==> inputs of run a <==
==> flow/design.v <==
module binary2deg(
	input i_clk,
	input i_rst,
	input i_start,
	input[63:0] i_decimal,
	input[3:0] i_frccnt,
	output[13:0] o_deg,
	output o_finished
	);
enum {IDLE,D2B1,D2B2,SHIFT,B2D,END} state_w,state_r;
logic[13:0] deg_w,deg_r;
logic[21:0] devider_w,devider_r;
logic[34:0] tmp_w,tmp_r;
logic[63:0] decimal_w,decimal_r;
logic[21:0] binary_w,binary_r;
logic[3:0] cnt_w,cnt_r;
logic[3:0] frccnt_w,frccnt_r;
logic finished;
assign o_finished = finished;
assign o_deg = deg_r;
always@(*) begin
	deg_w = deg_r;
	devider_w = devider_r;
	tmp_w = tmp_r;
	decimal_w = decimal_r;
	binary_w = binary_r;
	cnt_w = cnt_r;
	frccnt_w = frccnt_r;
	state_w = state_r;
	finished = 0;
	case(state_r)
		IDLE: begin
			if(i_start) begin
				state_w = D2B1;
				decimal_w = i_decimal;
				frccnt_w = i_frccnt;
				tmp_w = 0;
			end
			else begin
				state_w = state_r;
				decimal_w = 0;
			end
			binary_w = 0;
			devider_w = 22'b101101000000000000000;
			finished = 0;
		end
		D2B1: begin
			if(decimal_r[3:0] < 10) begin
				tmp_w = (tmp_r >> 4)+(tmp_r >> 5)+(tmp_r >> 8)+(tmp_r >> 9)+(tmp_r >> 12)+(tmp_r >> 13)+{18'd0,decimal_r[3:0],13'd0};
				state_w = state_r;
			end
			else begin
				tmp_w = tmp_r;
				state_w = D2B2;
			end
			decimal_w = decimal_r >> 4;
		end
		D2B2: begin
			if(cnt_r == (frccnt_r - 1)) begin
				state_w = SHIFT;
				cnt_w = 0;
			end
			else begin
				state_w = state_r;
				cnt_w = cnt_r + 1;
			end
			tmp_w = (tmp_r >> 4)+(tmp_r >> 5)+(tmp_r >> 8)+(tmp_r >> 9)+(tmp_r >> 12)+(tmp_r >> 13)+{18'd0,decimal_r[3:0],13'd0};
			decimal_w = decimal_r >> 4;
		end
		SHIFT: begin
			tmp_w = (tmp_r << 3) + (tmp_r << 1);
			if(cnt_r == (frccnt_r - 2)) begin
				state_w = B2D;
				binary_w = tmp_w[21:0];
				cnt_w = 0;
			end
			else begin
				state_w = state_r;
				cnt_w = cnt_r + 1;
			end
		end
		B2D: begin
			if(cnt_r == 13) begin
				state_w = END;
				cnt_w = 0;
			end
			else begin
				state_w = state_r;
				cnt_w = cnt_r + 1;
			end
			if(binary_r < devider_r) begin
				deg_w = {deg_r[12:0],1'b0};
				binary_w = binary_r;
			end
			else begin
				deg_w = {deg_r[12:0],1'b1};
				binary_w = binary_r - devider_r;
			end
			devider_w = devider_r >> 1;
			finished = 0;
		end
		END: begin
			finished = 1;
			state_w = IDLE;
		end
	endcase
end
always@(posedge i_clk or negedge i_rst) begin
	if(!i_rst) begin
		devider_r <= 22'b0101101000000000000000;
		binary_r <= 0;
		deg_r <= 0;
		cnt_r <= 0;
		state_r <= IDLE;
		decimal_r <= 64'd0;
		tmp_r <= 35'd0;
		frccnt_r <= 0;
	end
	else begin
		devider_r <= devider_w;
		binary_r <= binary_w;
		deg_r <= deg_w;
		cnt_r <= cnt_w;
		state_r <= state_w;
		decimal_r <= decimal_w;
		tmp_r <= tmp_w;
		frccnt_r <= frccnt_w;
	end
end
endmodule
module synchro(
	input i_clk,
	input i_rst,
	input i_write,
	input[7:0] i_char,
	output o_full,
	output o_check,
	output[14 - 1:0] o_deg
	);
integer i;
enum {IDLE,IDT,DATA,DEG,CHECK} state_w,state_r;
logic[7:0] cnt_w,cnt_r;
logic[7:0] char_w[7:0],char_r[7:0];
logic[2:0] r_w,r_r,w_w,w_r;
logic[7:0] char;
logic[7:0] check_w,check_r;
logic[7:0] checksum_w,checksum_r,tmp;
logic check;
logic[23:0] SI_w,SI_r;
logic[3:0] pos;
enum {INT,FRC} dstate_w,dstate_r;
logic[63:0] decimal_w,decimal_r;
logic[13:0] deg,deg_w,deg_r;
logic[3:0] frccnt_w,frccnt_r;
logic finished;
binary2deg xbinary2deg(.i_clk(i_clk),.i_rst(i_rst),.i_start(check && (pos == 1)),.i_decimal(decimal_r),.i_frccnt(frccnt_r),.o_deg(deg),.o_finished(finished));
assign o_full = ((w_r + 1) == r_r)? 1 : 0;
assign o_check = check;
assign o_deg = deg_r;
always@(*) begin
	for(i = 0; i < 8; i = i + 1) begin
		char_w[i] = char_r[i];
	end
	if(i_write) begin
		w_w = w_r + 1;
		char_w[w_r] = i_char;
	end
	else begin
		w_w = w_r;
	end
	if(w_r != r_r) begin
		char = char_r[r_r];
		r_w = r_r + 1;
	end
	else begin
		char = 0;
		r_w = r_r;
	end
end
always@(*) begin
	pos = 0;
	case(SI_r)
		{"H","D","G"} : begin
			pos = 1;
		end
		{"H","D","T"} : begin
			pos = 1;
		end
	endcase
end
always@(*) begin
	if(finished)
		deg_w = deg;
	else
		deg_w = deg_r;
end
always@(*) begin
	check = 0;
	checksum_w = checksum_r;
	SI_w = SI_r;
	decimal_w = decimal_r;
	tmp = 0;
	frccnt_w = frccnt_r;
	state_w = state_r;
	dstate_w = dstate_r;
	cnt_w = cnt_r;
	check_w = check_r;
	if(w_r != r_r) begin
		case(state_r)
			IDLE: begin
				check_w = 0;
				decimal_w = 0;
				frccnt_w = 0;
				dstate_w = INT;
				if(char == "$") begin
					state_w = IDT;
				end
				else begin
					state_w = state_r;
				end
				cnt_w = 0;
			end
			IDT: begin
				if(cnt_r == 4) begin
					state_w = DATA;
					cnt_w = 0;
					SI_w = (SI_r << 8) + {16'd0,char};
				end
				else if(cnt_r > 1) begin
					state_w = state_r;
					cnt_w = cnt_r + 1;
					SI_w = (SI_r << 8) + {16'd0,char};
				end
				else begin
					state_w = state_r;
					SI_w = SI_r;
					cnt_w = cnt_r + 1;
				end
				check_w = check_r ^ char;
			end
			DATA: begin
				if(char == "*") begin
					state_w = CHECK;
					cnt_w = 0;
					check_w = check_r;
				end
				else if(char == ",") begin
					cnt_w = cnt_r + 1;
					check_w = check_r ^ char;
					if(cnt_r == (pos - 1)) begin
						state_w = DEG;
					end
					else begin
						state_w = state_r;
					end
				end
				else begin
					state_w = state_r;
					cnt_w = cnt_r;
					check_w = check_r ^ char;
				end
			end
			DEG: begin
				tmp = char - "0";
				if(char == ".") begin
					dstate_w = FRC;
					state_w = state_r;
					cnt_w = cnt_r;
					frccnt_w = frccnt_r;
					decimal_w = (decimal_r << 4) + {60'd0,tmp[3:0]};
				end
				else if(char == ",") begin
					dstate_w = INT;
					state_w = DATA;
					cnt_w = cnt_r;
					frccnt_w = frccnt_r;
					decimal_w = decimal_r;
				end
				else begin
					state_w = state_r;
					dstate_w = dstate_r;
					cnt_w = cnt_r;
					decimal_w = (decimal_r << 4) + {60'd0,tmp[3:0]};
					if(dstate_r == FRC) begin
						frccnt_w = frccnt_r;
					end
					else begin
						frccnt_w = frccnt_r + 1;
					end
				end
				check_w = check_r ^ char;
			end
			CHECK: begin
				if(char == 8'hd) begin
					state_w = IDLE;
					cnt_w = 0;
					if(check_r == checksum_r) begin
						check = 1;
					end
					else begin
						check = 0;
					end
				end
				else begin
					if((char > "/") && (char < ":")) begin
						tmp = char - "0";
						checksum_w = cnt_r == 0 ? {tmp[3:0],4'd0} : {checksum_r[7:4],tmp[3:0]};
					end
					else if((char > "@") && (char < "G")) begin
						tmp = char - "A" + 8'd10;
						checksum_w = cnt_r == 0 ? {tmp[3:0],4'd0} : {checksum_r[7:4],tmp[3:0]};
					end
					else begin
						checksum_w = checksum_r;
					end
					cnt_w = cnt_r + 1;
				end
			end
		endcase
	end
	else begin
		state_w = state_r;
		cnt_w = cnt_r;
		checksum_w = checksum_r;
		check_w = check_r;
	end
end
always@(posedge i_clk or negedge i_rst) begin
	if(!i_rst) begin
		state_r <= IDLE;
		dstate_r <= INT;
		cnt_r <= 0;
		deg_r <= 0;
		checksum_r <= 0;
		check_r <= 0;
		SI_r <= 0;
		r_r <= 0;
		w_r <= 0;
		decimal_r <= 0;
		frccnt_r <= 0;
		for(i = 0; i < 8; i = i + 1) begin
			char_r[i] <= 0;
		end
	end
	else begin
		state_r <= state_w;
		dstate_r <= dstate_w;
		cnt_r <= cnt_w;
		deg_r <= deg_w;
		checksum_r <= checksum_w;
		check_r <= check_w;
		SI_r <= SI_w;
		r_r <= r_w;
		w_r <= w_w;
		decimal_r <= decimal_w;
		frccnt_r <= frccnt_w;
		for(i = 0; i < 8; i = i + 1) begin
			char_r[i] <= char_w[i];
		end
	end
end
endmodule
==> flow/run.sh <==
#!/bin/bash
# the make line also repeats each setting of config.mk as NAME=value (left out here)
make -C /OpenROAD-flow-scripts/flow DESIGN_CONFIG=/design/flow/config.mk WORK_HOME=/design/flow/orfs CLKGATE_MAP_FILE= finish
==> flow/config.mk <==
export PLATFORM = sky130hd
export DESIGN_NAME = synchro
export DESIGN_NICKNAME = synchro
export VERILOG_FILES = /design/flow/design.v
export SDC_FILE = /design/flow/constraint.sdc
export NUM_CORES = 4
export LEC_CHECK = 0
export ABC_AREA = 1
export CAP_MARGIN = 20
export CELL_PAD_IN_SITES_GLOBAL_PLACEMENT = 0
export CORE_ASPECT_RATIO = 0.63
export CORE_MARGIN = 2
export CORE_UTILIZATION = 72
export CTS_CLUSTER_SIZE = 37
export GPL_TIMING_DRIVEN = 1
export MIN_ROUTING_LAYER = met1
export PLACE_DENSITY = 0.65
export SLEW_MARGIN = 30
export TNS_END_PERCENT = 5
==> flow/constraint.sdc <==
create_clock -name core_clock -period 10.2 [get_ports {i_clk}]
set_input_delay 2.0400 -clock core_clock [delete_from_list [all_inputs] [get_ports {i_clk}]]
set_output_delay 2.0400 -clock core_clock [all_outputs]
set_load 0.01 [all_outputs]
==> run b: changes against run a <==
ABC_AREA = not set   (was 1)
CELL_PAD_IN_SITES_GLOBAL_PLACEMENT = not set   (was 0)
CORE_ASPECT_RATIO = not set   (was 0.63)
CTS_CLUSTER_SIZE = not set   (was 37)
GPL_TIMING_DRIVEN = not set   (was 1)
MIN_ROUTING_LAYER = not set   (was met1)
PLACE_DENSITY = not set   (was 0.65)
PLACE_DENSITY_LB_ADDON = 0.0   (was not set)
SETUP_SLACK_MARGIN = 1.36   (was not set)
SLEW_MARGIN = 20   (was 30)
TNS_END_PERCENT = not set   (was 5)
==> flow/constraint.sdc (replaced) <==
create_clock -name core_clock -period 4.81 [get_ports {i_clk}]
set_input_delay 0.9620 -clock core_clock [delete_from_list [all_inputs] [get_ports {i_clk}]]
set_output_delay 0.9620 -clock core_clock [all_outputs]
set_load 0.01 [all_outputs]
==> run c: changes against run a <==
ABC_AREA = not set   (was 1)
CELL_PAD_IN_SITES_GLOBAL_PLACEMENT = not set   (was 0)
CORE_ASPECT_RATIO = not set   (was 0.63)
CORE_UTILIZATION = 67   (was 72)
CTS_CLUSTER_SIZE = not set   (was 37)
GPL_TIMING_DRIVEN = not set   (was 1)
MIN_ROUTING_LAYER = not set   (was met1)
PLACE_DENSITY = not set   (was 0.65)
SLEW_MARGIN = 20   (was 30)
TNS_END_PERCENT = not set   (was 5)
==> flow/constraint.sdc (replaced) <==
create_clock -name core_clock -period 4.73 [get_ports {i_clk}]
set_input_delay 0.9460 -clock core_clock [delete_from_list [all_inputs] [get_ports {i_clk}]]
set_output_delay 0.9460 -clock core_clock [all_outputs]
set_load 0.01 [all_outputs]
==> impl_metrics.json <==
{
  "wl_met3_um": 3510,
  "layout_setup_ws_ns": -1.07,
  "setup_viol": 24,
  "status": "complete, but fails checks",
  "so_faults": "setup timing",
  "power_frac_clock": 0.348
}
(the above is from run c)
==> impl_metrics.json <==
{
  "setup_viol": 28,
  "area_share_nonclk_buffers": 0.103,
  "layout_setup_ws_ns": -1.44,
  "fmax_ghz": 0.160,
  "so_faults": "capacitance limit, slew limit, setup timing",
  "drv_slew": 3,
  "drv_cap": 1,
  "clk_share": 0.0411,
  "regToRegEndpoint": "xbinary2deg.tmp_r[31]",
  "postSynthCellCount": 2650,
  "power_frac_clock": 0.298,
  "wl_met3_um": 13800,
  "status": "complete, but fails checks"
}
(the above is from run b)
==> impl_metrics.json <==
{
  "power_frac_clock": 0.343,
  "worst_pin_slew_ns": 0.914,
  "layout_setup_ws_ns": 4.03,
  "non_clock_buffer_count": 43,
  "setup_viol": 0,
  "status": "no timing/DRC/antenna violations",
  "rrSetupSlack_ns": 4.09
}
(the above is from run a)
